===== flow/constraint.sdc =====
create_clock -name core_clock -period 9.27 [get_ports {clk}]
set_input_delay 1.8540 -clock core_clock [delete_from_list [all_inputs] [get_ports {clk}]]
set_output_delay 1.8540 -clock core_clock [all_outputs]
set_load 0.01 [all_outputs]

===== flow/design.v =====
module Conv(
  clk,
  rst_n,
  image_valid,
  filter_valid,
  in_data,
  out_valid,
  out_data
);
input clk,rst_n,image_valid,filter_valid;
input [2:0] in_data;
output logic [8:0]out_data;
output logic out_valid;
logic [2:0] A,B,C,D,E,F,G,H,I;
logic [2:0] A1,A2,A3,A4,A5,A6,A7,A8,B1,B2,B3,B4,B5,B6,B7,B8,C1,C2,C3,C4,C5,C6,C7,C8,D1,D2,D3,D4,D5,D6,D7,D8,E1,E2,E3,E4,E5,E6,E7,E8,F1,F2,F3,F4,F5,F6,F7,F8,G1,G2,G3,G4,G5,G6,G7,G8,H1,H2,H3,H4,H5,H6,H7,H8;
logic [5:0] cntin;
logic [5:0] cnt_mul;
logic [3:0] cnt_out;
logic [8:0] CO1,CO2,CO3,CO4;
logic [8:0] CON1,CON2,CON3,CON4,CON5,CON6,CON7,CON8,CON9,CON10,CON11,CON12,CON13,CON14,CON15,CON16,CON17,CON18,CON19,CON20,CON21,CON22,CON23,CON24,CON25,CON26,CON27,CON28,CON29,CON30,CON31,CON32,CON33,CON34,CON35,CON36;
logic [2:0] i1,i2,i3,i4,i5,i6,i7,i8,i9;
logic [1:0] c_state, n_state;
logic [8:0] comp1,comp2,sol,temp_con;
parameter GET_dATA= 2'b00,MUL= 2'b01,OUT = 2'b10;
	assign comp1 = (CO1>CO2)? CO1 : CO2;
	assign comp2 = (CO3>CO4)? CO3 : CO4;
	assign sol = (comp1 >comp2)? comp1 : comp2;
always_ff @(posedge clk or negedge rst_n)
begin
	if (!rst_n) 
	begin
		out_data <= 0;
		out_valid <= 0 ;
		c_state <= 2'b00;
		cntin <=0;
		cnt_out<=0;
		cnt_mul<=0;
	end
    else        
	begin
	c_state <= n_state;
		case (c_state)
		  GET_dATA: 
			begin
				out_valid <= 0 ;
				out_data <=0;
				cnt_out<=0;
				if (filter_valid)
				begin
					A<=B;B<=C;C<=D;
					D<=E;E<=F;F<=G;
					G<=H;H<=I;I<=in_data;
				end
				else if (image_valid)
				begin
					cntin<=cntin+1;
					A1<=A2;A2<=A3;A3<=A4;A4<=A5;A5<=A6;A6<=A7;A7<=A8;A8<=B1;
					B1<=B2;B2<=B3;B3<=B4;B4<=B5;B5<=B6;B6<=B7;B7<=B8;B8<=C1;
					C1<=C2;C2<=C3;C3<=C4;C4<=C5;C5<=C6;C6<=C7;C7<=C8;C8<=D1;
					D1<=D2;D2<=D3;D3<=D4;D4<=D5;D5<=D6;D6<=D7;D7<=D8;D8<=E1;
					E1<=E2;E2<=E3;E3<=E4;E4<=E5;E5<=E6;E6<=E7;E7<=E8;E8<=F1;
					F1<=F2;F2<=F3;F3<=F4;F4<=F5;F5<=F6;F6<=F7;F7<=F8;F8<=G1;
					G1<=G2;G2<=G3;G3<=G4;G4<=G5;G5<=G6;G6<=G7;G7<=G8;G8<=H1;
					H1<=H2;H2<=H3;H3<=H4;H4<=H5;H5<=H6;H6<=H7;H7<=H8;H8<=in_data;
				end
			end
		  MUL: 
			begin
				cntin<=0;
				cnt_mul<=cnt_mul+1;
				CON1<=CON2;CON2<=CON3;CON3<=CON4;CON4<=CON5;CON5<=CON6;CON6<=CON7;CON7<=CON8;CON8<=CON9;CON9<=CON10;
				CON10<=CON11;CON11<=CON12;CON12<=CON13;CON13<=CON14;CON14<=CON15;CON15<=CON16;CON16<=CON17;CON17<=CON18;CON18<=CON19;CON19<=CON20;
				CON20<=CON21;CON21<=CON22;CON22<=CON23;CON23<=CON24;CON24<=CON25;CON25<=CON26;CON26<=CON27;CON27<=CON28;CON28<=CON29;CON29<=CON30;
				CON30<=CON31;CON31<=CON32;CON32<=CON33;CON33<=CON34;CON34<=CON35;CON35<=CON36;CON36<=temp_con;
				if (cnt_mul==0)begin
					i1<=A1;
					i2<=A2;i3<=A3;i4<=B1;i5<=B2;i6<=B3;i7<=C1;i8<=C2;i9<=C3;
				end
				else if(cnt_mul==1)begin
					i1<=A2;
					i2<=A3;i3<=A4;i4<=B2;i5<=B3;i6<=B4;i7<=C2;i8<=C3;i9<=C4;			
				end
				else if(cnt_mul==2)begin
					i1<=A3;
					i2<=A4;i3<=A5;i4<=B3;i5<=B4;i6<=B5;i7<=C3;i8<=C4;i9<=C5;				
				end
				else if(cnt_mul==3)begin
					i1<=A4;
					i2<=A5;i3<=A6;i4<=B4;i5<=B5;i6<=B6;i7<=C4;i8<=C5;i9<=C6;		
				end
				else if(cnt_mul==4)begin
					i1<=A5
					;i2<=A6;i3<=A7;i4<=B5;i5<=B6;i6<=B7;i7<=C5;i8<=C6;i9<=C7;					
				end
				else if(cnt_mul==5)begin
					i1<=A6;
					i2<=A7;i3<=A8;i4<=B6;i5<=B7;i6<=B8;i7<=C6;i8<=C7;i9<=C8;				
				end
				else if(cnt_mul==6)begin
					i1<=B1;
					i2<=B2;i3<=B3;i4<=C1;i5<=C2;i6<=C3;i7<=D1;i8<=D2;i9<=D3;
				end
				else if(cnt_mul==7)begin
					i1<=B2;
					i2<=B3;i3<=B4;i4<=C2;i5<=C3;i6<=C4;i7<=D2;i8<=D3;i9<=D4;			
				end
				else if(cnt_mul==8)begin
					i1<=B3;
					i2<=B4;i3<=B5;i4<=C3;i5<=C4;i6<=C5;i7<=D3;i8<=D4;i9<=D5;				
				end
				else if(cnt_mul==9)begin
					i1<=B4;
					i2<=B5;i3<=B6;i4<=C4;i5<=C5;i6<=C6;i7<=D4;i8<=D5;i9<=D6;		
				end
				else if(cnt_mul==10)begin
					i1<=B5;
					i2<=B6;i3<=B7;i4<=C5;i5<=C6;i6<=C7;i7<=D5;i8<=D6;i9<=D7;					
				end
				else if(cnt_mul==11)begin
					i1<=B6;
					i2<=B7;i3<=B8;i4<=C6;i5<=C7;i6<=C8;i7<=D6;i8<=D7;i9<=D8;						
				end
				else if(cnt_mul==12)begin
					i1<=C1;
					i2<=C2;i3<=C3;i4<=D1;i5<=D2;i6<=D3;i7<=E1;i8<=E2;i9<=E3;
				end
				else if(cnt_mul==13)begin
					i1<=C2;
					i2<=C3;i3<=C4;i4<=D2;i5<=D3;i6<=D4;i7<=E2;i8<=E3;i9<=E4;			
				end
				else if(cnt_mul==14)begin
					i1<=C3;
					i2<=C4;i3<=C5;i4<=D3;i5<=D4;i6<=D5;i7<=E3;i8<=E4;i9<=E5;				
				end
				else if(cnt_mul==15)begin
					i1<=C4;
					i2<=C5;i3<=C6;i4<=D4;i5<=D5;i6<=D6;i7<=E4;i8<=E5;i9<=E6;		
				end
				else if(cnt_mul==16)begin
					i1<=C5;
					i2<=C6;i3<=C7;i4<=D5;i5<=D6;i6<=D7;i7<=E5;i8<=E6;i9<=E7;					
				end
				else if(cnt_mul==17)begin
					i1<=C6;
					i2<=C7;i3<=C8;i4<=D6;i5<=D7;i6<=D8;i7<=E6;i8<=E7;i9<=E8;	
				end	
				else if (cnt_mul==18)begin
					i1<=D1;
					i2<=D2;i3<=D3;i4<=E1;i5<=E2;i6<=E3;i7<=F1;i8<=F2;i9<=F3;
				end
				else if(cnt_mul==19)begin
					i1<=D2;
					i2<=D3;i3<=D4;i4<=E2;i5<=E3;i6<=E4;i7<=F2;i8<=F3;i9<=F4;			
				end
				else if(cnt_mul==20)begin
					i1<=D3;
					i2<=D4;i3<=D5;i4<=E3;i5<=E4;i6<=E5;i7<=F3;i8<=F4;i9<=F5;				
				end
				else if(cnt_mul==21)begin
					i1<=D4;
					i2<=D5;i3<=D6;i4<=E4;i5<=E5;i6<=E6;i7<=F4;i8<=F5;i9<=F6;		
				end
				else if(cnt_mul==22)begin
					i1<=D5;
					i2<=D6;i3<=D7;i4<=E5;i5<=E6;i6<=E7;i7<=F5;i8<=F6;i9<=F7;					
				end
				else if(cnt_mul==23)begin
					i1<=D6;
					i2<=D7;i3<=D8;i4<=E6;i5<=E7;i6<=E8;i7<=F6;i8<=F7;i9<=F8;	
				end
				else if(cnt_mul==24)begin
					i1<=E1;
					i2<=E2;i3<=E3;i4<=F1;i5<=F2;i6<=F3;i7<=G1;i8<=G2;i9<=G3;
				end
				else if(cnt_mul==25)begin
					i1<=E2;
					i2<=E3;i3<=E4;i4<=F2;i5<=F3;i6<=F4;i7<=G2;i8<=G3;i9<=G4;			
				end
				else if(cnt_mul==26)begin
					i1<=E3;
					i2<=E4;i3<=E5;i4<=F3;i5<=F4;i6<=F5;i7<=G3;i8<=G4;i9<=G5;				
				end
				else if(cnt_mul==27)begin
					i1<=E4;
					i2<=E5;i3<=E6;i4<=F4;i5<=F5;i6<=F6;i7<=G4;i8<=G5;i9<=G6;		
				end
				else if(cnt_mul==28)begin
					i1<=E5;
					i2<=E6;i3<=E7;i4<=F5;i5<=F6;i6<=F7;i7<=G5;i8<=G6;i9<=G7;					
				end
				else if(cnt_mul==29)begin
					i1<=E6;
					i2<=E7;i3<=E8;i4<=F6;i5<=F7;i6<=F8;i7<=G6;i8<=G7;i9<=G8;	
				end	
				else if(cnt_mul==30)begin
					i1<=F1;
					i2<=F2;i3<=F3;i4<=G1;i5<=G2;i6<=G3;i7<=H1;i8<=H2;i9<=H3;
				end
				else if(cnt_mul==31)begin
					i1<=F2;
					i2<=F3;i3<=F4;i4<=G2;i5<=G3;i6<=G4;i7<=H2;i8<=H3;i9<=H4;			
				end
				else if(cnt_mul==32)begin
					i1<=F3;
					i2<=F4;i3<=F5;i4<=G3;i5<=G4;i6<=G5;i7<=H3;i8<=H4;i9<=H5;				
				end
				else if(cnt_mul==33)begin
					i1<=F4;
					i2<=F5;i3<=F6;i4<=G4;i5<=G5;i6<=G6;i7<=H4;i8<=H5;i9<=H6;		
				end
				else if(cnt_mul==34)begin
					i1<=F5;
					i2<=F6;i3<=F7;i4<=G5;i5<=G6;i6<=G7;i7<=H5;i8<=H6;i9<=H7;					
				end
				else if(cnt_mul==35)begin
					i1<=F6;
					i2<=F7;i3<=F8;i4<=G6;i5<=G7;i6<=G8;i7<=H6;i8<=H7;i9<=H8;	
				end
			end
		  OUT:
			begin
				cnt_mul<=0;
				cnt_out<=cnt_out+1;
				cntin <=0;
				CO1 <= CON1;CON1<=CON3;CON3<=CON5;CON5<=CON13;CON13<=CON15;CON15<=CON17;CON17<=CON25;CON25<=CON27;CON27<=CON29;
				CO2 <= CON2;CON2<=CON4;CON4<=CON6;CON6<=CON14;CON14<=CON16;CON16<=CON18;CON18<=CON26;CON26<=CON28;CON28<=CON30;
				CO3 <= CON7;CON7<=CON9;CON9<=CON11;CON11<=CON19;CON19<=CON21;CON21<=CON23;CON23<=CON31;CON31<=CON33;CON33<=CON35;
				CO4 <= CON8;CON8<=CON10;CON10<=CON12;CON12<=CON20;CON20<=CON22;CON22<=CON24;CON24<=CON32;CON32<=CON34;CON34<=CON36;
				if (cnt_out > 0 && cnt_out < 10)
				begin
					out_data<=sol;
					out_valid <= 1;
				end
			end
		endcase
    end
end	
always_comb      
begin
	n_state ='bx;
	case (c_state)
		GET_dATA: 
		    begin
			if (image_valid||filter_valid) 
				begin
				if(cntin==63) n_state = MUL;
				else n_state = GET_dATA;
				end 
			else 
				begin
				n_state = GET_dATA;
				end
			end
		MUL:
			begin
				if(cnt_mul==36)
				n_state = OUT;	
				else 
				n_state = MUL;
			end
		OUT:
			begin
			if (cnt_out == 9) n_state = GET_dATA;
			else n_state = OUT;
			end
	endcase
	temp_con = A*i1+B*i2+C*i3+D*i4+E*i5+F*i6+G*i7+H*i8+I*i9;
end
endmodule

===== flow/config.mk =====
export PLATFORM = sky130hd
export DESIGN_NAME = Conv
export DESIGN_NICKNAME = Conv
export VERILOG_FILES = /design/flow/design.v
export SDC_FILE = /design/flow/constraint.sdc
export NUM_CORES = 4
export LEC_CHECK = 0
export ABC_AREA = 1
export CAP_MARGIN = 20
export CORE_MARGIN = 2
export CORE_UTILIZATION = 68
export SLEW_MARGIN = 20

===== flow/run.sh =====
#!/bin/bash
# the make line also repeats each setting of config.mk as NAME=value (left out here)
make -C /OpenROAD-flow-scripts/flow DESIGN_CONFIG=/design/flow/config.mk WORK_HOME=/design/flow/orfs CLKGATE_MAP_FILE= finish

==> impl_metrics.py, run 1 <==
# Physical implementation metrics
metrics = {
    "power": {
        "p_comb_mw": 0.440,
        "total_power_mw": 6.381,
        "p_comb_share_pct": 6.9,
        "clock_power_mw": 2.76,
        "powerDensity_nw_per_um2": 161.6,
        "power_frac_clock_pct": 43.2,
        "p_switching_mw": 1.458,
        "sw_frac_of_total_pct": 22.85,
        "seq_power_share_pct": 49.9,
        "seq_power_mw": 3.18,
        "power.group.top": "registers",
        "leakagePower_nw": 16.90,
        "p_int_mw": 4.923,
        "peakVddDrop_v": 0.0001551,
    },
    "cts": {
        "cts_tree": "yes",
        "clockBufferDepth": 3,
        "path_clk_slew_ns": 0.06,
        "clkSinkCount": 635,
        "htree_levels": 3,
        "clk_latency_ns": 0.63,
        "ctsHoldBuffers": 0,
        "ctsResizeCount": 0,
        "cts_root_buf": "clkbuf_16",
        "numCtsBuffers": 70,
        "postCtsSetupBuffers": 0,
    },
    "logic_synthesis": {
        "synth_seq_share_pct": 51.62,
        "syn_inst": 4225,
        "synthXorXnorAreaFrac_pct": 0.1433,
        "logic_family": "simple AND/OR/NAND/NOR gates",
        "ys_sh_adder_pct": 6.491,
        "yosys_area_sq_um": 36660,
        "syn_nets": 4382,
        "ys_types": 56,
        "synthFlopType": "edfxtp_1",
        "common_cells": "nand2_1, edfxtp_1, inv_1, o21ai_0, a21oi_1",
        "syn-cell-area_sq_um": 36660,
        "ys_cells": 4225,
        "avgSynthCellArea_sq_um": 8.677,
        "top_cell": "nand2_1",
        "ys_sh_mux_pct": 0.02730,
        "synth_area_leader_cell": "edfxtp_1",
        "area_leaders": "edfxtp_1, nand2_1, o21ai_0",
        "yosysWarnings": 1,
        "ys_async_sr_fraction_pct": 4.567,
        "ys_sh_simple_pct": 17.24,
        "synth_flops": 635,
        "yosys.area_share.aoi_pct": 16.01,
        "top_area_share_pct": 49.64,
        "edf_count": 606,
    },
    "setup_path": {
        "r2r_cells": 18,
        "cp_num_cells": 18,
        "rrSetupSlack_ns": 3.76,
        "worstReg2RegEnd": "CON36[7]$_DFFE_PP_",
        "cp_cell_sequence": "nand2_1 -> fa_1 -> inv_1 -> fa_1 -> fa_1 -> inv_1 -> fa_1 -> fa_1 -> fa_1 -> fa_1 -> inv_1 -> ha_1 -> a21oi_1 -> inv_1 -> a31oi_1 -> o21bai_1 -> a21oi_1 -> xor2_1",
        "crit_required_ns": 9.62,
        "crit_path_frequent_cell": "fa_1",
        "critPathArrivalTime_ns": 5.86,
        "critical-path-top-delay-family": "adder cells",
        "cpMaxStageDelayCell": "fa_1",
        "rr_startpoint": "H[2]$_DFFE_PP_",
        "crit_path_end": "CON36[7]$_DFFE_PP_",
        "startpoint": "H[2]$_DFFE_PP_",
        "crit_buf_inv": 4,
        "start_kind": "flop",
        "cpPeakStageDelay_ns": 0.55,
        "crit_path_end_kind": "flop",
        "cp_max_fo": 4,
        "critPathKind": "reg2reg",
    },
    "place": {
        "dp.cells": 4770,
        "dpl_cell_area_sq_um": 37200,
        "place.detailed.hpwl_um": 57220,
        "globalplace.congestion": 0.9200,
        "portBuffers": 16,
    },
    "cells_and_area": {
        "areaGrowthSynthToFinish_pct": 7.689,
        "fin_nets": 4304,
        "fin_cells": 4897,
        "final_area_sq_um": 39480,
        "mi_logic_area_sq_um": 14700,
        "seqCellArea_sq_um": 18930,
        "nFillCells": 3854,
    },
    "detailed_routing": {
        "wl_per_cell_um": 19.12,
        "detail-route-antenna-nets": 0,
        "via_per_inst": 6.135,
        "wl_um": 93640,
        "firstDrtPassIters": 7,
        "drcViolationCount": 0,
        "route.vias.total": 30040,
        "drtIter0Drc": 3756,
    },
    "global_route": {
        "antenna_found_initial": 2,
        "grt_start_max_net_pins": 193,
        "grt_overflow": 0,
        "track_usage_pct": 33.79,
        "grt_pass1_vias": 29850,
        "grt_pass1_wl_um": 150500,
    },
    "sta": {
        "finalCriticalPeriod_ns": 5.513,
        "worst_pin_slew_ns": 1.424,
        "fmax_mhz": 181.4,
        "relSlewSlack_pct": 5.098,
        "finalHoldViolations": 0,
        "hold_ws_ns": 0.4162,
        "finalSetupViolCount": 0,
        "maxSlewViolCount": 0,
        "period_used_pct": 59.47,
        "finalClockSkew_ns": 0.02676,
        "finalSetupTns_ns": 0,
        "grt_setup_unrepaired": "no",
    },
    "hold_path": {
        "holdPathEnd": "CO1[7]$_DFFE_PP_",
        "min_path_type": "reg2reg",
        "min_path_cells": 0,
        "hp-start": "CON1[7]$_DFFE_PP_",
    },
    "floorplan": {
        "fp.dieW_um": 236.2,
        "die_area_sq_um": 55790,
        "row_count": 85,
        "die_h_um": 236.2,
        "coreArea_sq_um": 53600,
        "fp_util_pct": 68.39,
        "ios": 17,
    },
    "run": {
        "warnings": 51,
        "maxCapViolations": 0,
    },
    "run_status": {
        "status": "finished clean",
    },
}
-- routing by layer --
layer	GRT usage, %	share of wire (%)
met2	55.66	47
met3	6.635	10
met5	0	0.014
met4	14.06	4.2
met1	44.25	38
-- final cells by class --
type                            count  share of cell area [%]
Antenna cell                        1                0.006339
Clock buffer                       82                   4.605
Clock inverter                     43                   1.078
Inverter                          567                   5.416
Multi-Input combinational cell   2805                   37.24
Sequential cell                   635                   47.94
Tap cell                          696                   2.206
Timing Repair Buffer               68                   1.505
-- per-stage QoR --
| step | util, % | setup slack [ns] |
|---|---|---|
| 2_1_floorplan | - | 0.5142 |
| 3_3_place_gp | 69.40 | 3.843 |
| 3_5_place_dp | 69.40 | 3.778 |
| 4_1_cts | 73.59 | 3.762 |
| 5_1_grt | 73.65 | 3.530 |
| 6_report | 73.65 | 3.757 |
==> run 2: changes to the inputs <==
- CAP_MARGIN: 20 -> 40
- CORE_ASPECT_RATIO: unset -> 1.35
- CORE_UTILIZATION: 68 -> 72
- CTS_CLUSTER_DIAMETER: unset -> 69
- CTS_CLUSTER_SIZE: unset -> 10
- HOLD_SLACK_MARGIN: unset -> 0.29
- clock period: 9.27 -> 5.14 ns (I/O delays scaled with it)
==> impl_metrics.py, run 2 <==
# Physical implementation metrics
metrics = {
    "run_status": {
        "status": "failed layout checks",
        "so_faults": "setup timing",
    },
    "setup_path": {
        "critPathArrivalTime_ns": 5.69,
        "cpMaxStageDelayCell": "fa_1",
        "cpPeakStageDelay_ns": 0.56,
        "crit_path_frequent_cell": "fa_1",
        "critPathKind": "reg2reg",
        "rrSetupSlack_ns": -0.17,
        "cp_max_fo": 2,
        "worstReg2RegEnd": "CON36[8]$_DFFE_PP_",
        "crit_required_ns": 5.51,
        "rr_startpoint": "C[2]$_DFFE_PP_",
        "crit_path_end": "CON36[8]$_DFFE_PP_",
        "cp_cell_sequence": "nand2_1 -> fa_1 -> fa_1 -> inv_1 -> fa_1 -> inv_2 -> fa_1 -> fa_2 -> fa_1 -> inv_2 -> ha_4 -> ha_4 -> fa_2 -> nand3_2 -> and2_4 -> inv_1 -> a21oi_1 -> nor2_1 -> nor2_1 -> xor2_1",
        "cp_num_cells": 20,
        "start_kind": "flop",
        "crit_path_end_kind": "flop",
        "crit_buf_inv": 4,
        "r2r_cells": 20,
        "critical-path-top-delay-family": "adder cells",
        "startpoint": "C[2]$_DFFE_PP_",
    },
    "power": {
        "clock_power_mw": 4.83,
        "seq_power_mw": 5.74,
        "power.group.top": "registers",
        "sw_frac_of_total_pct": 23.25,
        "peakVddDrop_v": 0.0002474,
        "powerDensity_nw_per_um2": 288.2,
        "p_int_mw": 8.913,
        "leakagePower_nw": 17.31,
        "seq_power_share_pct": 49.4,
        "total_power_mw": 11.61,
        "p_comb_mw": 1.04,
        "p_switching_mw": 2.699,
        "p_comb_share_pct": 9.0,
        "power_frac_clock_pct": 41.6,
    },
    "detailed_routing": {
        "drcViolationCount": 0,
        "firstDrtPassIters": 7,
        "drtIter0Drc": 3586,
        "route.vias.total": 30560,
        "wl_um": 99230,
        "via_per_inst": 6.160,
        "wl_per_cell_um": 20.00,
        "detail-route-antenna-nets": 0,
        "diodes": 0,
    },
    "global_route": {
        "grt_start_max_net_pins": 129,
        "grt_overflow": 0,
        "grt_pass1_wl_um": 154600,
        "antenna_found_initial": 1,
        "grt_pass1_vias": 29770,
        "track_usage_pct": 37.84,
    },
    "logic_synthesis": {
        "top_cell": "nand2_1",
        "yosysWarnings": 1,
        "synthFlopType": "edfxtp_1",
        "common_cells": "nand2_1, edfxtp_1, inv_1, o21ai_0, a21oi_1",
        "top_area_share_pct": 49.64,
        "ys_types": 56,
        "area_leaders": "edfxtp_1, nand2_1, o21ai_0",
        "synthXorXnorAreaFrac_pct": 0.1433,
        "syn_nets": 4382,
        "synth_area_leader_cell": "edfxtp_1",
        "edf_count": 606,
        "synth_flops": 635,
        "synth_seq_share_pct": 51.62,
        "yosys.area_share.aoi_pct": 16.01,
        "syn_inst": 4225,
        "avgSynthCellArea_sq_um": 8.677,
        "yosys_area_sq_um": 36660,
        "ys_sh_simple_pct": 17.24,
        "ys_sh_mux_pct": 0.02730,
        "logic_family": "simple AND/OR/NAND/NOR gates",
        "syn-cell-area_sq_um": 36660,
        "ys_cells": 4225,
        "ys_sh_adder_pct": 6.491,
        "ys_async_sr_fraction_pct": 4.567,
    },
    "cts": {
        "cts_tree": "yes",
        "clkSinkCount": 635,
        "htree_levels": 3,
        "clk_latency_ns": 0.64,
        "path_clk_slew_ns": 0.08,
        "ctsHoldBuffers": 0,
        "cts_root_buf": "clkbuf_16",
        "numCtsBuffers": 73,
        "clockBufferDepth": 3,
    },
    "place": {
        "globalplace.congestion": 0.9989,
        "dp.cells": 4839,
        "dpl_cell_area_sq_um": 37940,
        "place.detailed.hpwl_um": 62610,
        "portBuffers": 16,
    },
    "cells_and_area": {
        "seqCellArea_sq_um": 18930,
        "areaGrowthSynthToFinish_pct": 9.918,
        "mi_logic_area_sq_um": 14800,
        "fin_nets": 4396,
        "final_area_sq_um": 40300,
        "nFillCells": 3388,
        "fin_cells": 4962,
    },
    "floorplan": {
        "ios": 17,
        "coreArea_sq_um": 50570,
        "die_area_sq_um": 52760,
        "die_h_um": 266.2,
        "fp.dieW_um": 198.2,
        "fp_util_pct": 72.50,
        "row_count": 96,
    },
    "sta": {
        "period_used_pct": 103.4,
        "fin_ws_ns": -0.1735,
        "fmax_mhz": 188.2,
        "finalCriticalPeriod_ns": 5.313,
        "finalClockSkew_ns": 0.03058,
        "worst_pin_slew_ns": 0.8940,
        "maxSlewViolCount": 0,
        "relSlewSlack_pct": 40.03,
        "finalHoldViolations": 0,
        "finalSetupViolCount": 3,
        "hold_ws_ns": 0.3376,
        "grt_setup_unrepaired": "yes",
    },
    "run": {
        "warnings": 40,
        "maxCapViolations": 0,
    },
    "hold_path": {
        "min_path_type": "in2async",
    },
}
## run 2: per-layer routing
metal | wire length (um) | global-route usage, % | vias to the layer above | share of wire (%)
li1 | - | - | 14150 | -
met1 | 34670 | 45.41 | 14030 | 35
met2 | 47430 | 61.97 | 1835 | 48
met3 | 9481 | 6.734 | 554 | 9.6
met4 | 7625 | 26.68 | 2 | 7.7
met5 | 13 | 0 | - | 0.013
## run 2: layout make-up
class / count / share of cell area (%)
clock inverters: 7 / 0.3850
well taps: 686 / 2.130
clock buffers: 105 / 4.884
flip-flops and latches: 635 / 46.97
inverters: 567 / 5.306
repair buffers: 157 / 3.583
multi-input cells: 2805 / 36.74
## run 2: through the flow
step	setup slack, ns	setup TNS, ns	utilization [%]
after floorplan	-0.0001266	-0.0001266	-
after global placement	-0.1204	-0.1895	74.80
after detailed placement	-0.1735	-0.2984	75.03
after CTS	-0.1977	-0.3415	79.23
after global routing	-0.3194	-0.8991	79.69
final	-0.1735	-0.3210	79.69
## run 2: repair_timing
item,CTS,global route
pin swaps,2,7
gates resized,0,31
buffers inserted,0,7
endpoints found under the setup margin,3,14
==> run 3: changes to the inputs <==
- ABC_AREA: 1 -> unset
- CAP_MARGIN: 40 -> 20
- CORE_ASPECT_RATIO: 1.35 -> unset
- CORE_UTILIZATION: 72 -> 68
- CTS_CLUSTER_DIAMETER: 69 -> unset
- CTS_CLUSTER_SIZE: 10 -> unset
- HOLD_SLACK_MARGIN: 0.29 -> unset
- SETUP_SLACK_MARGIN: unset -> 1.09
- clock period: 5.14 -> 4.15 ns (I/O delays scaled with it)
==> impl_metrics.py, run 3 <==
# Generated from Yosys and OpenROAD reports
metrics = {
    "run_status": {
        "status": "aborted with a tool error",
        "lastStage": "global routing",
        "firstError": "[ERROR GRT-0232] Routing congestion too high. Check the congestion heatmap in the GUI.",
    },
    "place": {
        "dp_slack_ns": -1.274,
        "globalplace.congestion": 1.108,
        "dpl_cell_area_sq_um": 39740,
        "place.detailed.hpwl_um": 97920,
        "portBuffers": 16,
    },
    "logic_synthesis": {
        "synth_area_leader_cell": "edfxtp_1",
        "ys_sh_adder_pct": 6.461,
        "synthFlopType": "edfxtp_1",
        "synthXorXnorAreaFrac_pct": 0.2615,
        "ys_types": 110,
        "ys_sh_simple_pct": 10.49,
        "synth_flops": 635,
        "syn-cell-area_sq_um": 36840,
        "synth_seq_share_pct": 51.38,
        "logic_family": "AND-OR/OR-AND gates",
        "edf_count": 606,
        "top_cell": "edfxtp_1",
        "yosys_area_sq_um": 36840,
        "ys_cells": 3086,
        "top_area_share_pct": 49.40,
        "yosys.area_share.aoi_pct": 17.55,
        "syn_inst": 3086,
        "yosysWarnings": 1,
        "ys_sh_mux_pct": 9.480,
        "syn_nets": 3243,
        "area_leaders": "edfxtp_1, mux2_2, fa_1",
        "common_cells": "edfxtp_1, mux2_2, nand2_1, nor2_1, o21ai_0",
        "avgSynthCellArea_sq_um": 11.94,
        "ys_async_sr_fraction_pct": 4.567,
    },
    "cts": {
        "cts_root_buf": "clkbuf_16",
        "clockBufferDepth": 3,
        "clkSinkCount": 635,
        "htree_levels": 2,
        "numCtsBuffers": 61,
    },
    "floorplan": {
        "fp.dieW_um": 236.7,
        "die_h_um": 236.7,
        "row_count": 85,
        "die_area_sq_um": 56050,
        "coreArea_sq_um": 53710,
        "ios": 17,
        "fp_util_pct": 68.58,
    },
    "global_route": {
        "grt_overflow": 69,
        "track_usage_pct": 71.18,
    },
}
run 3: repair_timing:
item,4_1_cts
gates resized,337
pin swaps,107
gates cloned,1
hold buffers,0
setup endpoints to repair,71
endpoints found under the hold margin,0
buffers inserted,84
run 3: per-stage QoR:
stage | total power [mW] | TNS (ns) | hold WS, ns | std cells
4_1_cts | 14.37 | -6.723 | 0.06935 | 4117
3_5_place_dp | 8.460 | -6.265 | 0.4071 | 3916
2_1_floorplan | 7.950 | -19.71 | 0.4003 | 3086
3_3_place_gp | 8.361 | -5.694 | 0.4019 | 3916
run 3: per-layer routing:
metal  GRT overflow  track usage [%]
met5              1            27.01
met1              3            74.71
met4             26            66.07
met2             35            89.67
met3              4            50.94
==> run 4: changes to the inputs <==
- ABC_AREA: unset -> 1
- CORE_UTILIZATION: 68 -> 72
- SETUP_SLACK_MARGIN: 1.09 -> unset
- clock period: 4.15 -> 3.27 ns (I/O delays scaled with it)
==> impl_metrics.py, run 4 <==
# Generated from Yosys and OpenROAD reports
metrics = {
    "run_status": {
        "status": "aborted with a tool error",
        "lastStage": "global routing",
    },
    "logic_synthesis": {
        "yosys_area_sq_um": 36660,
        "synth_flops": 635,
        "ys_async_sr_fraction_pct": 4.567,
        "yosys.area_share.aoi_pct": 16.01,
        "syn-cell-area_sq_um": 36660,
        "synthFlopType": "edfxtp_1",
        "area_leaders": "edfxtp_1, nand2_1, o21ai_0",
        "yosysWarnings": 1,
        "edf_count": 606,
        "synth_area_leader_cell": "edfxtp_1",
        "synthXorXnorAreaFrac_pct": 0.1433,
        "common_cells": "nand2_1, edfxtp_1, inv_1, o21ai_0, a21oi_1",
        "ys_sh_mux_pct": 0.02730,
        "syn_nets": 4382,
        "logic_family": "simple AND/OR/NAND/NOR gates",
        "ys_types": 56,
        "syn_inst": 4225,
        "synth_seq_share_pct": 51.62,
        "ys_cells": 4225,
        "ys_sh_adder_pct": 6.491,
        "top_area_share_pct": 49.64,
        "ys_sh_simple_pct": 17.24,
        "avgSynthCellArea_sq_um": 8.677,
        "top_cell": "nand2_1",
    },
    "place": {
        "portBuffers": 16,
        "place.detailed.hpwl_um": 71810,
        "globalplace.congestion": 0.9918,
        "dpl_cell_area_sq_um": 40110,
    },
    "cts": {
        "clockBufferDepth": 3,
        "numCtsBuffers": 68,
        "cts_root_buf": "clkbuf_16",
        "htree_levels": 3,
        "clkSinkCount": 635,
    },
    "floorplan": {
        "coreArea_sq_um": 50170,
        "fp_util_pct": 73.07,
        "ios": 17,
        "row_count": 82,
        "fp.dieW_um": 229.6,
        "die_h_um": 229.6,
        "die_area_sq_um": 52740,
    },
}
-- run 4: through the flow --
step	worst slack, ns	util, %	hold WS, ns	std cells	total power [mW]
CTS	-2.159	87.13	0.4195	5258	18.63
detailed placement	-2.115	79.96	0.4045	5064	10.89
global placement	-1.952	79.96	0.4016	5064	10.73
floorplan	-1.841	-	0.3584	4225	10.19
-- run 4: repair_timing --
action | CTS
endpoints found under the setup margin | 44
resized | 254
buffers inserted | 66
cloned | 5
hold buffers | 1
pin swaps | 96
endpoints found under the hold margin | 6
==> run 5: changes to the inputs <==
- ABC_AREA: 1 -> unset
- CORE_UTILIZATION: 72 -> 58
- SETUP_SLACK_MARGIN: unset -> 1.09
- clock period: 3.27 -> 4.15 ns (I/O delays scaled with it)
==> impl_metrics.py, run 5 <==
# Physical implementation metrics
metrics = {
    "run_status": {
        "status": "failed layout checks",
        "so_faults": "setup timing",
    },
    "logic_synthesis": {
        "area_leaders": "edfxtp_1, mux2_2, fa_1",
        "top_cell": "edfxtp_1",
        "ys_sh_simple_pct": 10.49,
        "yosys.area_share.aoi_pct": 17.55,
        "syn-cell-area_sq_um": 36840,
        "ys_sh_adder_pct": 6.461,
        "ys_types": 110,
        "ys_async_sr_fraction_pct": 4.567,
        "syn_inst": 3086,
        "yosysWarnings": 1,
        "synth_area_leader_cell": "edfxtp_1",
        "synth_flops": 635,
        "ys_cells": 3086,
        "yosys_area_sq_um": 36840,
        "synthFlopType": "edfxtp_1",
        "ys_sh_mux_pct": 9.480,
        "top_area_share_pct": 49.40,
        "synth_seq_share_pct": 51.38,
        "avgSynthCellArea_sq_um": 11.94,
        "logic_family": "AND-OR/OR-AND gates",
        "synthXorXnorAreaFrac_pct": 0.2615,
        "edf_count": 606,
        "syn_nets": 3243,
        "common_cells": "edfxtp_1, mux2_2, nand2_1, nor2_1, o21ai_0",
    },
    "setup_path": {
        "critPathKind": "reg2reg",
        "r2r_cells": 19,
        "cpMaxStageDelayCell": "fa_2",
        "critical-path-top-delay-family": "adder cells",
        "cp_num_cells": 19,
        "crit_buf_inv": 6,
        "crit_required_ns": 4.54,
        "crit_path_frequent_cell": "fa_1",
        "critPathArrivalTime_ns": 5.82,
        "worstReg2RegEnd": "CON36[6]$_DFFE_PP_",
        "crit_path_end": "CON36[6]$_DFFE_PP_",
        "rrSetupSlack_ns": -1.27,
        "cpPeakStageDelay_ns": 0.55,
        "crit_path_end_kind": "flop",
        "cp_cell_sequence": "nand2_1 -> fa_1 -> fa_1 -> inv_1 -> fa_1 -> inv_1 -> fa_2 -> fa_2 -> fa_1 -> inv_2 -> ha_4 -> ha_4 -> fa_2 -> a21o_1 -> a21oi_2 -> buf_4 -> buf_6 -> buf_6 -> xnor2_2",
        "startpoint": "C[2]$_DFFE_PP_",
        "rr_startpoint": "C[2]$_DFFE_PP_",
        "start_kind": "flop",
        "cp_max_fo": 2,
    },
    "sta": {
        "finalSetupViolCount": 16,
        "finalSetupTns_ns": -7.782,
        "finalClockSkew_ns": 0.03645,
        "relSlewSlack_pct": 8.905,
        "fin_ws_ns": -1.274,
        "fmax_mhz": 184.4,
        "grt_setup_unrepaired": "yes",
        "worst_pin_slew_ns": 1.366,
        "finalCriticalPeriod_ns": 5.424,
        "maxSlewViolCount": 0,
        "period_used_pct": 130.7,
        "finalHoldViolations": 0,
    },
    "floorplan": {
        "die_area_sq_um": 65540,
        "fp_util_pct": 58.50,
        "ios": 17,
        "fp.dieW_um": 256.0,
        "die_h_um": 256.0,
        "row_count": 92,
        "coreArea_sq_um": 62970,
    },
    "cells_and_area": {
        "fin_nets": 3686,
        "nFillCells": 3931,
        "areaGrowthSynthToFinish_pct": 27.74,
        "final_area_sq_um": 47050,
    },
    "run": {
        "warnings": 40,
        "maxCapViolations": 0,
    },
    "place": {
        "place.detailed.hpwl_um": 103500,
        "globalplace.congestion": 1.111,
        "dpl_cell_area_sq_um": 40410,
        "portBuffers": 16,
        "dp_slack_ns": -1.383,
    },
    "global_route": {
        "antenna_found_initial": 7,
        "track_usage_pct": 48.03,
        "grt_start_max_net_pins": 208,
        "grt_pass1_wl_um": 229300,
        "grt_pass1_vias": 32610,
        "grt_overflow": 0,
    },
    "cts": {
        "clockBufferDepth": 3,
        "numCtsBuffers": 68,
        "clkSinkCount": 635,
        "cts_root_buf": "clkbuf_16",
        "htree_levels": 3,
        "path_clk_slew_ns": 0.07,
        "cts_tree": "yes",
        "clk_latency_ns": 0.66,
    },
    "power": {
        "clock_power_mw": 6.44,
        "sw_frac_of_total_pct": 25.25,
        "peakVddDrop_v": 0.0003881,
        "seq_power_mw": 7.15,
        "p_comb_mw": 1.50,
        "p_int_mw": 11.28,
        "power.group.top": "registers",
        "p_switching_mw": 3.810,
        "seq_power_share_pct": 47.4,
        "leakagePower_nw": 16.77,
        "power_frac_clock_pct": 42.7,
        "p_comb_share_pct": 9.9,
        "total_power_mw": 15.09,
        "powerDensity_nw_per_um2": 320.7,
    },
    "detailed_routing": {
        "drtIter0Drc": 6089,
        "firstDrtPassIters": 11,
        "via_per_inst": 7.662,
        "drcViolationCount": 0,
        "wl_um": 166600,
        "route.vias.total": 33930,
        "detail-route-antenna-nets": 0,
        "wl_per_cell_um": 37.62,
    },
    "hold_path": {
        "min_path_type": "in2async",
    },
}
run 5: routing by layer:
| layer | GRT usage [%] | up-vias | wire length (um) |
|---|---|---|---|
| met3 | 17.08 | 1140 | 22730 |
| li1 | - | 13060 | - |
| met5 | 0 | - | 31 |
| met1 | 58.26 | 16300 | 56610 |
| met2 | 71.30 | 3421 | 70310 |
| met4 | 34.57 | 6 | 16900 |
run 5: what timing repair did:
action,in CTS,in global routing
gates resized,339,269
buffers inserted,115,67
hold buffers,0,0
cloned,3,3
hold endpoints to repair,0,0
setup endpoints to repair,71,71
pin swaps,101,123
run 5: final cells by class:
cell class                      count  area (sq um)  area share (%)
Multi-Input combinational cell   2099         18750           39.85
Sequential cell                   635         18930           40.24
Tap cell                          846          1059           2.250
Clock inverter                     44         499.2           1.061
Timing Repair Buffer              610          5625           11.96
Clock buffer                       76          1742           3.702
Antenna cell                        3         7.507         0.01595
Inverter                          115         436.7          0.9280
run 5: per-stage QoR:
step           cells  util, %  hold WS [ns]
2_1_floorplan   3086        -        0.4003
3_3_place_gp    4117    64.18        0.4022
3_5_place_dp    4117    64.18        0.4063
4_1_cts         4355    71.67        0.1167
5_1_grt         4425    74.72        0.1324
6_report        4428    74.73        0.1269
==> run 6: changes to the inputs <==
- CORE_ASPECT_RATIO: unset -> 1.32
- CORE_MARGIN: 2 -> 9
- CORE_UTILIZATION: 58 -> 60
- GPL_TIMING_DRIVEN: unset -> 1
- HOLD_SLACK_MARGIN: unset -> 0.28
- MIN_ROUTING_LAYER: unset -> met2
- PLACE_DENSITY_LB_ADDON: unset -> 0.22
- SETUP_SLACK_MARGIN: 1.09 -> 0.27
- TNS_END_PERCENT: unset -> 25
- clock period: 4.15 -> 3.69 ns (I/O delays scaled with it)
==> impl_metrics.py, run 6 <==
# Generated from Yosys and OpenROAD reports
metrics = {
    "run_status": {
        "status": "aborted with a tool error",
        "lastStage": "global routing",
        "firstError": "[ERROR GRT-0232] Routing congestion too high. Check the congestion heatmap in the GUI.",
    },
    "place": {
        "dp_slack_ns": -1.811,
        "portBuffers": 16,
        "dpl_cell_area_sq_um": 40570,
        "place.detailed.hpwl_um": 106700,
        "globalplace.congestion": 1.259,
    },
    "cts": {
        "numCtsBuffers": 60,
        "clockBufferDepth": 3,
        "cts_root_buf": "clkbuf_16",
        "htree_levels": 2,
        "clkSinkCount": 635,
    },
    "logic_synthesis": {
        "avgSynthCellArea_sq_um": 11.94,
        "syn_nets": 3243,
        "top_area_share_pct": 49.40,
        "synth_seq_share_pct": 51.38,
        "synth_flops": 635,
        "ys_cells": 3086,
        "common_cells": "edfxtp_1, mux2_2, nand2_1, nor2_1, o21ai_0",
        "yosys.area_share.aoi_pct": 17.55,
        "ys_sh_mux_pct": 9.480,
        "ys_sh_adder_pct": 6.461,
        "edf_count": 606,
        "top_cell": "edfxtp_1",
        "synth_area_leader_cell": "edfxtp_1",
        "ys_types": 110,
        "synthFlopType": "edfxtp_1",
        "ys_sh_simple_pct": 10.49,
        "syn-cell-area_sq_um": 36840,
        "logic_family": "AND-OR/OR-AND gates",
        "syn_inst": 3086,
        "ys_async_sr_fraction_pct": 4.567,
        "yosysWarnings": 1,
        "yosys_area_sq_um": 36840,
        "area_leaders": "edfxtp_1, mux2_2, fa_1",
        "synthXorXnorAreaFrac_pct": 0.2615,
    },
    "floorplan": {
        "coreArea_sq_um": 60310,
        "fp.dieW_um": 233.7,
        "fp_util_pct": 61.07,
        "ios": 17,
        "die_h_um": 302.7,
        "die_area_sq_um": 70720,
        "row_count": 103,
    },
    "global_route": {
        "track_usage_pct": 78.40,
        "grt_overflow": 68,
    },
}
## run 6: timing repair
action | in CTS
gates cloned | 1
setup endpoints to repair | 35
resized | 122
buffers inserted | 27
hold buffers | 0
pin swaps | 39
## run 6: layer usage
layer  GRT usage [%]  overflow
met1               -         -
met2           81.58        11
met3           84.21        38
met4           65.64        11
met5           61.62         8
## run 6: metrics by stage
| step | std cells | hold slack (ns) |
|---|---|---|
| after floorplan | 3086 | 0.4003 |
| after global placement | 4084 | 0.4006 |
| after detailed placement | 4084 | 0.4138 |
| after CTS | 4224 | 0.4280 |
==> run 7: changes to the inputs <==
- CORE_ASPECT_RATIO: 1.32 -> unset
- CORE_MARGIN: 9 -> 2
- CORE_UTILIZATION: 60 -> 66
- GPL_TIMING_DRIVEN: 1 -> unset
- HOLD_SLACK_MARGIN: 0.28 -> unset
- MIN_ROUTING_LAYER: met2 -> unset
- PLACE_DENSITY_LB_ADDON: 0.22 -> unset
- SETUP_SLACK_MARGIN: 0.27 -> 1.07
- TNS_END_PERCENT: 25 -> unset
- clock period: 3.69 -> 4.07 ns (I/O delays scaled with it)
==> impl_metrics.py, run 7 <==
# Generated from Yosys and OpenROAD reports
metrics = {
    "logic_synthesis": {
        "logic_family": "AND-OR/OR-AND gates",
        "avgSynthCellArea_sq_um": 11.94,
        "ys_types": 110,
        "ys_sh_simple_pct": 10.49,
        "ys_async_sr_fraction_pct": 4.567,
        "common_cells": "edfxtp_1, mux2_2, nand2_1, nor2_1, o21ai_0",
        "synthFlopType": "edfxtp_1",
        "top_area_share_pct": 49.40,
        "ys_sh_adder_pct": 6.461,
        "yosys.area_share.aoi_pct": 17.55,
        "top_cell": "edfxtp_1",
        "syn_nets": 3243,
        "synth_seq_share_pct": 51.38,
        "syn-cell-area_sq_um": 36840,
        "syn_inst": 3086,
        "synth_flops": 635,
        "yosys_area_sq_um": 36840,
        "edf_count": 606,
        "area_leaders": "edfxtp_1, mux2_2, fa_1",
        "ys_sh_mux_pct": 9.480,
        "ys_cells": 3086,
        "synth_area_leader_cell": "edfxtp_1",
        "synthXorXnorAreaFrac_pct": 0.2615,
        "yosysWarnings": 1,
    },
    "place": {
        "dp.cells": 4068,
        "place.detailed.hpwl_um": 103800,
        "portBuffers": 16,
        "dp_slack_ns": -1.328,
        "dpl_cell_area_sq_um": 40690,
        "globalplace.congestion": 1.118,
    },
    "cts": {
        "htree_levels": 3,
        "cts_root_buf": "clkbuf_16",
        "clkSinkCount": 635,
        "clockBufferDepth": 3,
        "numCtsBuffers": 66,
    },
    "floorplan": {
        "fp.dieW_um": 240.2,
        "die_area_sq_um": 57720,
        "row_count": 86,
        "coreArea_sq_um": 55090,
        "ios": 17,
        "fp_util_pct": 66.86,
        "die_h_um": 240.2,
    },
    "run_status": {
        "firstError": "[ERROR GRT-0232] Routing congestion too high. Check the congestion heatmap in the GUI.",
        "status": "aborted with a tool error",
        "lastStage": "global routing",
    },
    "global_route": {
        "track_usage_pct": 72.90,
        "grt_overflow": 84,
    },
}
-- run 7: per-layer routing --
layer / overflow / global-route usage [%]
met2: 37 / 89.10
met3: 7 / 56.82
met4: 33 / 66.18
met5: 0 / 27.97
met1: 7 / 76.24
-- run 7: what timing repair did --
| item | CTS |
|---|---|
| buffers inserted | 146 |
| hold buffers | 0 |
| endpoints found under the setup margin | 71 |
| resized | 437 |
| pin swaps | 136 |
| gates cloned | 1 |
==> run 8: changes to the inputs <==
- ABC_AREA: unset -> 1
- CAP_MARGIN: 20 -> 25
- CELL_PAD_IN_SITES_GLOBAL_PLACEMENT: unset -> 1
- CORE_ASPECT_RATIO: unset -> 1.45
- CORE_MARGIN: 2 -> 7
- CORE_UTILIZATION: 66 -> 35
- CTS_CLUSTER_DIAMETER: unset -> 374
- CTS_CLUSTER_SIZE: unset -> 16
- GPL_ROUTABILITY_DRIVEN: unset -> 0
- GPL_TIMING_DRIVEN: unset -> 0
- HOLD_SLACK_MARGIN: unset -> 0.15
- MAX_ROUTING_LAYER: unset -> met4
- PLACE_DENSITY_LB_ADDON: unset -> 0.02
- SETUP_SLACK_MARGIN: 1.07 -> 1.2
- SLEW_MARGIN: 20 -> 15
- TNS_END_PERCENT: unset -> 5
- clock period: 4.07 -> 6.45 ns (I/O delays scaled with it)
==> impl_metrics.py, run 8 <==
# Physical implementation metrics
metrics = {
    "cts": {
        "clkSinkCount": 635,
        "cts_tree": "yes",
        "clk_latency_ns": 0.68,
        "path_clk_slew_ns": 0.07,
        "clockBufferDepth": 3,
        "cts_root_buf": "clkbuf_16",
        "numCtsBuffers": 45,
        "htree_levels": 2,
    },
    "run": {
        "warnings": 34,
        "maxCapViolations": 0,
    },
    "detailed_routing": {
        "detail-route-antenna-nets": 0,
        "wl_um": 146500,
        "wl_met3_um": 6656,
        "firstDrtPassIters": 5,
        "met2_length_um": 77000,
        "wl_per_cell_um": 25.57,
        "m1WireLength_um": 55390,
        "diodes": 0,
        "via_per_inst": 5.382,
        "route.vias.total": 30820,
        "drtIter0Drc": 2927,
        "drcViolationCount": 0,
        "routed.top_layer": "met4",
    },
    "hold_path": {
        "min_path_type": "reg2reg",
        "min_path_cells": 0,
        "hp-start": "CON1[5]$_DFFE_PP_",
        "holdPathEnd": "CO1[5]$_DFFE_PP_",
    },
    "power": {
        "powerDensity_nw_per_um2": 203.9,
        "power.group.top": "registers",
        "power_frac_clock_pct": 35.5,
        "seq_power_share_pct": 55.4,
        "clock_power_mw": 2.93,
        "p_comb_share_pct": 9.1,
        "peakVddDrop_v": 0.0001832,
        "p_switching_mw": 2.069,
        "sw_frac_of_total_pct": 25.05,
        "p_int_mw": 6.191,
        "leakagePower_nw": 16.87,
        "seq_power_mw": 4.57,
        "p_comb_mw": 0.752,
    },
    "place": {
        "portBuffers": 16,
        "place.detailed.hpwl_um": 105600,
        "dpl_cell_area_sq_um": 38950,
    },
    "logic_synthesis": {
        "ys_sh_simple_pct": 17.24,
        "synth_seq_share_pct": 51.62,
        "edf_count": 606,
        "synth_flops": 635,
        "yosys_area_sq_um": 36660,
        "ys_sh_adder_pct": 6.491,
        "syn_inst": 4225,
        "syn_nets": 4382,
        "top_cell": "nand2_1",
        "synth_area_leader_cell": "edfxtp_1",
        "avgSynthCellArea_sq_um": 8.677,
        "synthFlopType": "edfxtp_1",
        "ys_types": 56,
        "ys_async_sr_fraction_pct": 4.567,
        "common_cells": "nand2_1, edfxtp_1, inv_1, o21ai_0, a21oi_1",
        "ys_cells": 4225,
        "syn-cell-area_sq_um": 36660,
        "ys_sh_mux_pct": 0.02730,
        "top_area_share_pct": 49.64,
        "yosysWarnings": 1,
        "synthXorXnorAreaFrac_pct": 0.1433,
        "yosys.area_share.aoi_pct": 16.01,
        "logic_family": "simple AND/OR/NAND/NOR gates",
        "area_leaders": "edfxtp_1, nand2_1, o21ai_0",
    },
    "floorplan": {
        "fp.dieW_um": 282.8,
        "coreArea_sq_um": 103600,
        "fp_util_pct": 35.39,
        "ios": 17,
        "row_count": 142,
        "die_area_sq_um": 114200,
        "die_h_um": 403.7,
    },
    "sta": {
        "finalHoldViolations": 0,
        "grt_setup_unrepaired": "yes",
        "worst_pin_slew_ns": 1.156,
        "finalClockSkew_ns": 0.06077,
        "finalSetupViolCount": 0,
        "finalCriticalPeriod_ns": 5.428,
        "finalSetupTns_ns": 0,
        "fmax_mhz": 184.2,
        "period_used_pct": 84.16,
        "relSlewSlack_pct": 22.67,
        "maxSlewViolCount": 0,
    },
    "setup_path": {
        "crit_path_end": "CON36[8]$_DFFE_PP_",
        "crit_required_ns": 6.90,
        "cp_num_cells": 20,
        "critical-path-top-delay-family": "adder cells",
        "cpMaxStageDelayCell": "fa_2",
        "crit_path_end_kind": "flop",
        "crit_buf_inv": 4,
        "startpoint": "i3[1]$_DFFE_PP_",
        "cp_cell_sequence": "nand2_1 -> fa_1 -> fa_1 -> inv_1 -> fa_1 -> inv_1 -> fa_2 -> fa_2 -> fa_1 -> inv_1 -> ha_4 -> ha_4 -> fa_2 -> nand3_1 -> and2_4 -> inv_1 -> a21oi_2 -> nor2_1 -> nor2_1 -> xor2_2",
        "cp_max_fo": 3,
        "start_kind": "flop",
        "cpPeakStageDelay_ns": 0.58,
        "rrSetupSlack_ns": 1.02,
        "rr_startpoint": "i3[1]$_DFFE_PP_",
        "critPathKind": "reg2reg",
        "r2r_cells": 20,
        "worstReg2RegEnd": "CON36[8]$_DFFE_PP_",
        "critPathArrivalTime_ns": 5.88,
    },
    "cells_and_area": {
        "final_area_sq_um": 40510,
        "areaGrowthSynthToFinish_pct": 10.51,
        "fin_nets": 4479,
        "nFillCells": 10780,
    },
    "global_route": {
        "track_usage_pct": 25.77,
        "grt_overflow": 0,
        "grt_pass1_vias": 30870,
        "grt_start_max_net_pins": 92,
        "grt_pass1_wl_um": 212800,
        "antenna_found_initial": 0,
    },
    "run_status": {
        "status": "finished clean",
    },
}
-- run 8: per-stage QoR --
step	cells	worst slack [ns]	hold slack, ns	power [mW]	util [%]
after floorplan	4225	1.002	0.4003	5.122	-
final	5727	1.022	0.4222	8.260	39.11
after global placement	5609	-3.283	0.4015	5.319	37.21
after CTS	5721	0.9019	0.4249	8.281	38.97
after global routing	5727	0.8569	0.4285	8.554	39.11
after detailed placement	5627	0.7110	0.4066	5.337	37.60
-- run 8: final cells by class --
class	instances	area, sq um	area share, %
Timing Repair Buffer	50	663.1	1.637
Clock inverter	4	73.82	0.1822
Tap cell	1368	1712	4.225
Multi-Input combinational cell	2805	14780	36.48
Clock buffer	80	1257	3.104
Inverter	567	2131	5.260
Sequential cell	635	18920	46.71
Buffer	218	972.2	2.400
-- run 8: repair_timing --
| item | CTS | global route |
|---|---|---|
| hold buffers | 0 | 0 |
| setup endpoints to repair | 3 | 5 |
| pin swaps | 6 | 21 |
| setup buffers | 10 | 3 |
| resized | 3 | 20 |
-- run 8: per-layer routing --
metal / vias up / global-route usage, %
met5: - / -
li1: 14320 / -
met4: 0 / 11.22
met2: 1073 / 46.46
met3: 376 / 2.516
met1: 15050 / 28.77
==> run 9: changes to the inputs <==
- ABC_AREA: 1 -> 0
- CAP_MARGIN: 25 -> 20
- CELL_PAD_IN_SITES_GLOBAL_PLACEMENT: 1 -> unset
- CORE_ASPECT_RATIO: 1.45 -> unset
- CORE_MARGIN: 7 -> 2
- CORE_UTILIZATION: 35 -> 68
- CTS_CLUSTER_DIAMETER: 374 -> unset
- GPL_ROUTABILITY_DRIVEN: 0 -> unset
- GPL_TIMING_DRIVEN: 0 -> unset
- HOLD_SLACK_MARGIN: 0.15 -> unset
- MAX_ROUTING_LAYER: met4 -> met5
- PLACE_DENSITY_LB_ADDON: 0.02 -> unset
- SLEW_MARGIN: 15 -> 20
- TNS_END_PERCENT: 5 -> unset
- clock period: 6.45 -> 5.97 ns (I/O delays scaled with it)
==> impl_metrics.py, run 9 <==
# Generated from Yosys and OpenROAD reports
metrics = {
    "logic_synthesis": {
        "ys_types": 110,
        "area_leaders": "edfxtp_1, mux2_2, fa_1",
        "syn-cell-area_sq_um": 36840,
        "synth_flops": 635,
        "synthFlopType": "edfxtp_1",
        "syn_inst": 3086,
        "ys_async_sr_fraction_pct": 4.567,
        "ys_sh_mux_pct": 9.480,
        "top_area_share_pct": 49.40,
        "logic_family": "AND-OR/OR-AND gates",
        "ys_sh_adder_pct": 6.461,
        "yosys_area_sq_um": 36840,
        "ys_cells": 3086,
        "synthXorXnorAreaFrac_pct": 0.2615,
        "synth_area_leader_cell": "edfxtp_1",
        "yosys.area_share.aoi_pct": 17.55,
        "ys_sh_simple_pct": 10.49,
        "top_cell": "edfxtp_1",
        "synth_seq_share_pct": 51.38,
        "edf_count": 606,
        "syn_nets": 3243,
        "yosysWarnings": 1,
        "avgSynthCellArea_sq_um": 11.94,
        "common_cells": "edfxtp_1, mux2_2, nand2_1, nor2_1, o21ai_0",
    },
    "cts": {
        "clkSinkCount": 635,
        "cts_root_buf": "clkbuf_16",
        "clockBufferDepth": 3,
        "htree_levels": 3,
        "numCtsBuffers": 67,
    },
    "place": {
        "portBuffers": 16,
        "globalplace.congestion": 1.121,
        "dp_slack_ns": 0.2687,
        "place.detailed.hpwl_um": 96520,
        "dp.cells": 3678,
    },
    "floorplan": {
        "ios": 17,
        "die_area_sq_um": 56050,
        "fp.dieW_um": 236.7,
        "fp_util_pct": 68.58,
        "row_count": 85,
        "die_h_um": 236.7,
        "coreArea_sq_um": 53710,
    },
    "run_status": {
        "status": "aborted with a tool error",
        "lastStage": "global routing",
    },
}
==> run 9: what timing repair did <==
action / 4_1_cts
endpoints found under the setup margin: 16
gates resized: 32
hold buffers: 0
pin swaps: 27
setup buffers: 16
==> run 9: metrics by stage <==
step	area (sq um)	hold WS, ns
3_3_place_gp	37720	0.4035
4_1_cts	40230	0.4205
2_1_floorplan	36870	0.4003
3_5_place_dp	37720	0.4054
==> run 10: changes to the inputs <==
- ABC_AREA: 0 -> unset
- CORE_UTILIZATION: 68 -> 57
- CTS_CLUSTER_SIZE: 16 -> unset
- MAX_ROUTING_LAYER: met5 -> unset
- SETUP_SLACK_MARGIN: 1.2 -> -0.4
- clock period: 5.97 -> 3.99 ns (I/O delays scaled with it)
==> impl_metrics.py, run 10 <==
# Physical implementation metrics
metrics = {
    "cts": {
        "cts_tree": "yes",
        "ctsHoldBuffers": 0,
        "cts_root_buf": "clkbuf_16",
        "htree_levels": 3,
        "path_clk_slew_ns": 0.07,
        "clkSinkCount": 635,
        "clockBufferDepth": 3,
        "clk_latency_ns": 0.64,
        "numCtsBuffers": 66,
    },
    "logic_synthesis": {
        "synth_flops": 635,
        "ys_sh_mux_pct": 9.480,
        "yosys.area_share.aoi_pct": 17.55,
        "synth_seq_share_pct": 51.38,
        "top_cell": "edfxtp_1",
        "syn_nets": 3243,
        "synthFlopType": "edfxtp_1",
        "yosys_area_sq_um": 36840,
        "ys_sh_simple_pct": 10.49,
        "common_cells": "edfxtp_1, mux2_2, nand2_1, nor2_1, o21ai_0",
        "syn_inst": 3086,
        "edf_count": 606,
        "logic_family": "AND-OR/OR-AND gates",
        "ys_cells": 3086,
        "syn-cell-area_sq_um": 36840,
        "avgSynthCellArea_sq_um": 11.94,
        "synthXorXnorAreaFrac_pct": 0.2615,
        "ys_async_sr_fraction_pct": 4.567,
        "area_leaders": "edfxtp_1, mux2_2, fa_1",
        "ys_types": 110,
        "yosysWarnings": 1,
        "ys_sh_adder_pct": 6.461,
        "synth_area_leader_cell": "edfxtp_1",
        "top_area_share_pct": 49.40,
    },
    "detailed_routing": {
        "drcViolationCount": 0,
        "via_per_inst": 7.376,
        "drtIter0Drc": 4903,
        "route.vias.total": 31620,
        "detail-route-antenna-nets": 0,
        "wl_per_cell_um": 35.70,
        "firstDrtPassIters": 9,
        "wl_um": 153000,
    },
    "run_status": {
        "so_faults": "setup timing",
        "status": "failed layout checks",
    },
    "setup_path": {
        "cpMaxStageDelayCell": "fa_1",
        "crit_path_end_kind": "flop",
        "r2r_cells": 16,
        "crit_path_frequent_cell": "fa_1",
        "cp_cell_sequence": "and2_4 -> fa_2 -> fa_1 -> fa_1 -> inv_1 -> fa_1 -> fa_1 -> fa_1 -> inv_2 -> fa_1 -> fa_2 -> a21o_1 -> a21oi_2 -> o21bai_1 -> a21oi_2 -> xor2_1",
        "cp_num_cells": 16,
        "worstReg2RegEnd": "CON36[8]$_DFFE_PP_",
        "critPathKind": "reg2reg",
        "crit_required_ns": 4.37,
        "cpPeakStageDelay_ns": 0.53,
        "crit_path_end": "CON36[8]$_DFFE_PP_",
        "rrSetupSlack_ns": -1.40,
        "start_kind": "flop",
        "rr_startpoint": "F[1]$_DFFE_PP_",
        "cp_max_fo": 4,
        "crit_buf_inv": 2,
        "critical-path-top-delay-family": "adder cells",
        "startpoint": "F[1]$_DFFE_PP_",
        "critPathArrivalTime_ns": 5.77,
    },
    "floorplan": {
        "coreArea_sq_um": 64120,
        "die_area_sq_um": 66670,
        "fp.dieW_um": 258.2,
        "ios": 17,
        "fp_util_pct": 57.45,
        "die_h_um": 258.2,
        "row_count": 93,
    },
    "global_route": {
        "track_usage_pct": 45.35,
        "antenna_found_initial": 10,
        "grt_pass1_wl_um": 218600,
        "grt_pass1_vias": 31310,
        "grt_start_max_net_pins": 199,
        "grt_overflow": 0,
    },
    "sta": {
        "relSlewSlack_pct": 16.19,
        "fin_ws_ns": -1.402,
        "hold_ws_ns": 0.05819,
        "worst_pin_slew_ns": 1.250,
        "maxSlewViolCount": 0,
        "finalClockSkew_ns": 0.03546,
        "fmax_mhz": 185.4,
        "grt_setup_unrepaired": "yes",
        "period_used_pct": 135.1,
        "finalHoldViolations": 0,
        "finalSetupTns_ns": -8.756,
        "finalSetupViolCount": 20,
        "finalCriticalPeriod_ns": 5.392,
    },
    "power": {
        "clock_power_mw": 6.32,
        "powerDensity_nw_per_um2": 350.7,
        "p_comb_share_pct": 8.9,
        "seq_power_mw": 7.44,
        "peakVddDrop_v": 0.0003732,
        "power.group.top": "registers",
        "sw_frac_of_total_pct": 23.75,
        "seq_power_share_pct": 49.2,
        "power_frac_clock_pct": 41.8,
        "p_comb_mw": 1.35,
        "p_int_mw": 11.52,
        "p_switching_mw": 3.588,
        "leakagePower_nw": 15.34,
    },
    "run": {
        "warnings": 42,
        "maxCapViolations": 0,
    },
    "hold_path": {
        "min_path_type": "in2async",
    },
    "cells_and_area": {
        "nFillCells": 4518,
        "areaGrowthSynthToFinish_pct": 16.93,
        "fin_util_pct": 67.18,
        "fin_nets": 3534,
    },
    "place": {
        "place.detailed.hpwl_um": 107400,
        "portBuffers": 16,
        "globalplace.congestion": 1.112,
    },
}
run 10: final cells by class:
type	instances	area (sq um)	share of cell area, %
Clock inverter	41	422.9	0.9819
Timing Repair Buffer	462	3973	9.223
Sequential cell	635	18930	43.95
Antenna cell	1	2.502	0.005810
Tap cell	855	1070	2.484
Clock buffer	81	1760	4.087
Inverter	115	431.7	1.002
Multi-Input combinational cell	2097	16480	38.27
run 10: metal layers:
layer  routed length (um)  vias to the layer above  track usage (%)
met5                   62                        -                0
met4                13750                       10            31.39
met3                18640                      840            12.80
met2                66140                     2706            68.79
met1                54450                    15330            56.56
li1                     -                    12740                -
run 10: through the flow:
step / setup slack, ns / total power, mW / cell area (sq um) / cells
finish: -1.402 / 15.11 / 43070 / 4287
global placement: -1.355 / 8.722 / 40630 / 4151
detailed placement: -1.525 / 8.795 / 40630 / 4151
CTS: -1.394 / 15.10 / 43020 / 4285
global route: -1.546 / 15.48 / 43070 / 4286
floorplan: -1.158 / 8.239 / 36870 / 3086
run 10: timing repair:
item | CTS | global route
gates resized | 25 | 14
pin swaps | 22 | 7
endpoints found under the setup margin | 7 | 16
gates cloned | 0 | 0
endpoints found under the hold margin | 0 | 0
setup buffers | 12 | 3
==> run 11: changes to the inputs <==
- ABC_AREA: unset -> 0
- CORE_UTILIZATION: 57 -> 68
- CTS_CLUSTER_DIAMETER: unset -> 358
- CTS_CLUSTER_SIZE: unset -> 16
- MAX_ROUTING_LAYER: unset -> met5
- PLACE_DENSITY_LB_ADDON: unset -> 0.0
- SETUP_SLACK_MARGIN: -0.4 -> 1.2
- clock period: 3.99 -> 4.41 ns (I/O delays scaled with it)
==> impl_metrics.py, run 11 <==
# Generated from Yosys and OpenROAD reports
metrics = {
    "run_status": {
        "status": "aborted with a tool error",
        "lastStage": "global routing",
        "firstError": "[ERROR GRT-0232] Routing congestion too high. Check the congestion heatmap in the GUI.",
    },
    "logic_synthesis": {
        "synthXorXnorAreaFrac_pct": 0.2615,
        "synth_seq_share_pct": 51.38,
        "ys_sh_simple_pct": 10.49,
        "syn_nets": 3243,
        "avgSynthCellArea_sq_um": 11.94,
        "syn_inst": 3086,
        "synth_flops": 635,
        "top_area_share_pct": 49.40,
        "ys_async_sr_fraction_pct": 4.567,
        "ys_sh_mux_pct": 9.480,
        "common_cells": "edfxtp_1, mux2_2, nand2_1, nor2_1, o21ai_0",
        "ys_cells": 3086,
        "top_cell": "edfxtp_1",
        "synthFlopType": "edfxtp_1",
        "area_leaders": "edfxtp_1, mux2_2, fa_1",
        "logic_family": "AND-OR/OR-AND gates",
        "ys_sh_adder_pct": 6.461,
        "ys_types": 110,
        "yosysWarnings": 1,
        "yosys_area_sq_um": 36840,
        "edf_count": 606,
        "syn-cell-area_sq_um": 36840,
        "yosys.area_share.aoi_pct": 17.55,
        "synth_area_leader_cell": "edfxtp_1",
    },
    "place": {
        "portBuffers": 16,
        "globalplace.congestion": 1.148,
        "place.detailed.hpwl_um": 100300,
    },
    "floorplan": {
        "die_h_um": 236.7,
        "fp_util_pct": 68.58,
        "fp.dieW_um": 236.7,
        "ios": 17,
        "row_count": 85,
        "coreArea_sq_um": 53710,
        "die_area_sq_um": 56050,
    },
    "cts": {
        "ctsHoldBuffers": 0,
        "numCtsBuffers": 45,
        "cts_root_buf": "clkbuf_16",
        "clockBufferDepth": 3,
        "htree_levels": 2,
        "clkSinkCount": 635,
    },
    "global_route": {
        "grt_overflow": 4,
        "track_usage_pct": 71.55,
    },
}
[run 11: through the flow]
| step | total power, mW | worst slack [ns] | std cells | cell area (sq um) |
|---|---|---|---|---|
| detailed placement | 7.965 | -0.9969 | 3901 | 39610 |
| global placement | 7.876 | -0.8362 | 3901 | 39610 |
| CTS | 11.83 | -0.9631 | 4033 | 42440 |
| floorplan | 7.481 | -0.6866 | 3086 | 36930 |
[run 11: timing repair]
item	CTS
setup buffers	72
endpoints found under the setup margin	71
cloned	1
gates resized	212
pin swaps	63
[run 11: per-layer routing]
metal / GRT overflow / global-route usage, %
met1: 0 / 75.20
met2: 1 / 86.89
met3: 1 / 54.51
met4: 2 / 65.52
met5: 0 / 37.14
No activity file was given, so power comes from the tool's default toggle rates.
